## top
module top(
    input logic clk,
    input logic rst,
    output logic    RGB_G,
    output logic    RGB_R,
    output logic    RGB_B
);
Size in the first run: ~4,900 cells after synthesis, about 570 flip-flops, roughly 5 I/O pins.
==> flow/config.mk <==
export PLATFORM = sky130hd
export DESIGN_NAME = top
export DESIGN_NICKNAME = top
export VERILOG_FILES = /design/flow/design.v
export SDC_FILE = /design/flow/constraint.sdc
export NUM_CORES = 4
export LEC_CHECK = 0
export ABC_AREA = 0
export CAP_MARGIN = 30
export CELL_PAD_IN_SITES_DETAIL_PLACEMENT = 2
export CELL_PAD_IN_SITES_GLOBAL_PLACEMENT = 1
export CORE_ASPECT_RATIO = 0.9
export CORE_MARGIN = 2
export CORE_UTILIZATION = 15
export CTS_CLUSTER_SIZE = 30
export GPL_TIMING_DRIVEN = 0
export MIN_ROUTING_LAYER = met2
export SETUP_SLACK_MARGIN = 0.26
export SLEW_MARGIN = 5
export TNS_END_PERCENT = 75
==> flow/constraint.sdc <==
create_clock -name core_clock -period 7.5 [get_ports {clk}]
set_input_delay 1.5000 -clock core_clock [delete_from_list [all_inputs] [get_ports {clk}]]
set_output_delay 1.5000 -clock core_clock [all_outputs]
set_load 0.01 [all_outputs]
run.sh (not shown) runs the stock make flow with config.mk's settings and CLKGATE_MAP_FILE=.
==> next run, changes <==
Settings changed: ABC_AREA 0 to unset, CAP_MARGIN 30 to 20, CELL_PAD_IN_SITES_DETAIL_PLACEMENT 2 to unset, CELL_PAD_IN_SITES_GLOBAL_PLACEMENT 1 to unset, CORE_ASPECT_RATIO 0.9 to unset, CORE_UTILIZATION 15 to 65, CTS_CLUSTER_SIZE 30 to unset, GPL_TIMING_DRIVEN 0 to unset, MIN_ROUTING_LAYER met2 to unset, SETUP_SLACK_MARGIN 0.26 to unset, SLEW_MARGIN 5 to 20, TNS_END_PERCENT 75 to unset.
Clock period 7.5 ns to 4.44 ns, I/O delays scaled along.
With this change the flow finished with setup timing left.
Non-clock buffer count goes down by 38.
Worst setup slack is worse by 2.0 ns.
Clock power goes up by well over a third.
==> next run, changes <==
Settings changed: ABC_AREA set to 0, CORE_ASPECT_RATIO set to 1.48, CTS_CLUSTER_SIZE set to 97, TNS_END_PERCENT set to 75.
Clock period 4.44 ns to 3.69 ns, I/O delays scaled along.
The new run reached the layout checks and failed them: setup timing. Wire length went up by 18%. Design area went up by 12%. Setup slack loses 0.67 ns. Sequential share of layout area went down by 2.6 points. Non-clock buffer count went up by 440. Core utilization went up by 8.1 points. Synthesized cell count is unchanged. Clock skew went up by 0.020 ns. Power went up by 14%. Die size hardly moves.
==> next run, changes <==
Settings changed: ABC_AREA 0 to unset, CORE_ASPECT_RATIO 1.48 to unset, CORE_UTILIZATION 65 to 35, CTS_CLUSTER_SIZE 97 to unset, TNS_END_PERCENT 75 to unset.
Clock period 3.69 ns to 10.0 ns, I/O delays scaled along.
After rerunning: The new run produced a clean layout; die area goes up by 84%; global-route usage goes down by 14 points; sequential power goes down by 63%; setup slack improves by 5.7 ns; cell count goes up by 3.8%; worst hold slack improves by 0.024 ns; clock skew goes down by 0.016 ns; area after synthesis stays the same.


Setup of run 1:
top again, from the RTL that the note above started with.
Design top, start of the top module:
module top(
    input logic clk,
    input logic rst,
    output logic    RGB_G,
    output logic    RGB_R,
    output logic    RGB_B
);
make LEC_CHECK=0 ABC_AREA=0 CAP_MARGIN=20 CORE_ASPECT_RATIO=0.71 CORE_MARGIN=2 CORE_UTILIZATION=72 CTS_CLUSTER_SIZE=97 PLACE_DENSITY_LB_ADDON=0.02 SETUP_SLACK_MARGIN=1.23 SLEW_MARGIN=20 TNS_END_PERCENT=5 finish   # period 4.21 ns
To summarise run 1: no stage aborted, but the layout did not pass its checks, failing on negative setup slack.
Inputs modified between run 1 and run 2:
- clearing TNS_END_PERCENT, which used to be 5
- clearing ABC_AREA, which used to be 0
- clearing CORE_ASPECT_RATIO, which used to be 0.71
- clearing CTS_CLUSTER_SIZE, which used to be 97
- clearing SETUP_SLACK_MARGIN, which used to be 1.23
- clearing PLACE_DENSITY_LB_ADDON, which used to be 0.02
- swapping 72 for 40 in CORE_UTILIZATION
- swapping 4.21 for 4.81 in the clock period (ns, I/O delays scaled along)
Notes after the runs:
- Summary of run 1 and run 2: one run falls short of a clean finish, namely run 1.
- Against run 1, run 2 comes in about 25% higher on number of CTS-inserted buffers.
- Compared with run 1, run 2 shows a design area that is 5.9% lower.
- Cmp run 2 and run 1 / non-clock buffer count in the final layout / lower: run 2
Input-level comparison between run 3 and run 2:
- swapping 40 for 72 in CORE_UTILIZATION
- putting ABC_AREA at 1 where nothing was set
- putting PLACE_DENSITY_LB_ADDON at 0.26 where nothing was set
- putting TNS_END_PERCENT at 5 where nothing was set
- swapping 4.81 for 2.85 in the clock period (ns, I/O delays scaled along)
--- outcome ---
Run 3 did not run to completion, as it errored out during global routing (5_1_grt). Run 2 did not stop at any stage, and its layout met the timing, design-rule and antenna checks. From run 2 to run 3 the numbers moved as follows: synthesized cell count rose 44%; total cells reported by yosys after synthesis +44%. Against run 2, run 3 reports a synthesized area that is higher. Between run 2 and run 3, synthesis area per yosys increased. In run 3, the vertical extent of the die came out 19% below the value in run 2.
Power is estimated from default activity; no workload was simulated.
